==> build 48 <==
==> flow/design.v (excerpt) <==
module mainModule(
		input clk, input reset,
		output [31:0] imem_addr, input [31:0] imem_data,
		output wb_alu_we, output [2:0] wb_alu_rd, output [31:0] wb_alu_data,
		output wb_mem_we, output [2:0] wb_mem_rd, output [7:0] wb_mem_data,
		output [3:0] flags
	);
export LEC_CHECK = 0
export CAP_MARGIN = 20
export CELL_PAD_IN_SITES_GLOBAL_PLACEMENT = 0
export CORE_MARGIN = 2
export CORE_UTILIZATION = 72
export CTS_CLUSTER_DIAMETER = 215
export HOLD_SLACK_MARGIN = -0.09
export MAX_ROUTING_LAYER = met4
export MIN_ROUTING_LAYER = met1
export PLACE_DENSITY = 0.64
export SETUP_SLACK_MARGIN = -0.36
export SLEW_MARGIN = 20
create_clock -name core_clock -period 4.58 [get_ports {clk}]
run.sh (not shown) runs the stock make flow with config.mk's settings and CLKGATE_MAP_FILE=.
==> build 74 (differences from build 48) <==
==> flow/config.mk (replaced) <==
export PLATFORM = sky130hd
export DESIGN_NAME = mainModule
export DESIGN_NICKNAME = mainModule
export VERILOG_FILES = /design/flow/design.v
export SDC_FILE = /design/flow/constraint.sdc
export NUM_CORES = 4
export LEC_CHECK = 0
export CAP_MARGIN = 20
export CORE_MARGIN = 2
export CORE_UTILIZATION = 70
export CTS_CLUSTER_SIZE = 31
export SLEW_MARGIN = 20
==> flow/constraint.sdc (replaced) <==
create_clock -name core_clock -period 5.87 [get_ports {clk}]
set_input_delay 1.1740 -clock core_clock [delete_from_list [all_inputs] [get_ports {clk}]]
set_output_delay 1.1740 -clock core_clock [all_outputs]
set_load 0.01 [all_outputs]
==> build 51 (differences from build 48) <==
==> flow/config.mk (replaced) <==
export PLATFORM = sky130hd
export DESIGN_NAME = mainModule
export DESIGN_NICKNAME = mainModule
export VERILOG_FILES = /design/flow/design.v
export SDC_FILE = /design/flow/constraint.sdc
export NUM_CORES = 4
export LEC_CHECK = 0
export CAP_MARGIN = 20
export CORE_MARGIN = 2
export CORE_UTILIZATION = 40
export PLACE_DENSITY = 0.6
export SLEW_MARGIN = 20
==> flow/constraint.sdc (replaced) <==
create_clock -name core_clock -period 10.0 [get_ports {clk}]
set_input_delay 2.0000 -clock core_clock [delete_from_list [all_inputs] [get_ports {clk}]]
set_output_delay 2.0000 -clock core_clock [all_outputs]
set_load 0.01 [all_outputs]
==> qor summary <==
| item | build 74 | build 51 | build 48 |
|---|---|---|---|
| Gpl congestion | 1.02 | 0.935 | 1.03 |
| Outcome | failed layout checks | timing/DRC/antenna clean | failed layout checks |
| Layout check failures | negative setup slack | - | negative setup slack |
| Clock Latency Late Sink | 0.63 ns | 0.66 ns | 0.69 ns |
| Clk_buf instances | 97 | 103 | 82 |
| Combinational share of power | 40.1% | 38.2% | 43.0% |
| Sequential Power Share | 33.4% | 33.3% | 31.5% |
| Cell with the biggest individual delay on the critical path | or4_1 | dfxtp_1 | or4_1 |
| Critical Path Stages | 26 | 25 | 22 |
| Inserted Clock Buffers | 67 | 70 | 61 |
| Fraction of standard cell area in multi-input logic | 51.0% | 51.1% | 49.2% |
| Hold-critical path endpoint | theIDStage.flag_register.reg_flag_c.d0.q$_SDFF_PP0_ | theIDStage.flag_register.reg_flag_n.d0.q$_SDFF_PP0_ | theIDStage.flag_register.reg_flag_z.d0.q$_SDFF_PP0_ |
| Combinational gate area | 0.0193 mm^2 | 0.0190 mm^2 | 0.0197 mm^2 |
| Post-CTS clock slew at the launch and capture registers of the worst setup and hold paths | 0.06 ns | 0.06 ns | 0.07 ns |


==> trial 30 <==
Starting RTL as in the previous note.
clock: 3.31 ns
lec_check: 0
abc_area: 1
cap_margin: 20
core_margin: 2
core_utilization: 72
cts_cluster_diameter: 352
cts_cluster_size: 100
place_density: 0.41
setup_slack_margin: 1.0
slew_margin: 20
==> build 14: changes against trial 30 <==
Settings changed: ABC_AREA 1 to not set, CORE_UTILIZATION 72 to 40, CTS_CLUSTER_DIAMETER 352 to not set, CTS_CLUSTER_SIZE 100 to not set, PLACE_DENSITY 0.41 to 0.6, SETUP_SLACK_MARGIN 1.0 to 0.43.
==> flow/constraint.sdc (replaced) <==
create_clock -name core_clock -period 8.25 [get_ports {clk}]
set_input_delay 1.6500 -clock core_clock [delete_from_list [all_inputs] [get_ports {clk}]]
set_output_delay 1.6500 -clock core_clock [all_outputs]
set_load 0.01 [all_outputs]
==> qor summary <==
item                                                                         build 14                trial 30
Avg Inst Size Synth                                                          7.62 µm²                6.93 µm²
MUX share of area                                                              0.0410                       0
Share of synthesized area occupied by flip-flops and latches                    0.369                   0.366
Parity-gate share of the synthesized area counting xor and xnor cells          0.0337                  0.0193
Die W                                                                          295 µm                  221 µm
Chip area estimate from yosys synthesis                                    0.0338 mm²              0.0340 mm²
Post-synthesis adder-cell area fraction                                        0.0145                  0.0144
Run status                                                             finished clean  stopped before the end
Failing step                                                                        -          global routing
Post-Synth Simple-Gate Area                                                     0.211                   0.195
Final weighted congestion in routability-driven placement                       0.934                    1.13
Total of cells resized after clock tree synthesis                                   0                     257
Number of cells produced by synthesis                                            4433                    4904
Die Footprint                                                              0.0867 mm²              0.0490 mm²
Initial Util                                                                    0.404                   0.730
Max-area cell share                                                             0.369                   0.366
Cell count after placement                                                       5220                    5710
Yosys Instances                                                                  4433                    4904
Number of CTS-inserted buffers                                                     71                      10
Cell area reported after detailed placement                                0.0349 mm²              0.0382 mm²
Post-DP HPWL                                                                 83700 µm                94700 µm
Die Y                                                                          295 µm                  221 µm
Count of buffers added by post-CTS timing repair for setup                          0                      41
Cell area after technology mapping                                         0.0338 mm²              0.0340 mm²
Library cells used by synthesis                                                    84                      61
No activity file was given, so power comes from the tool's default toggle rates.
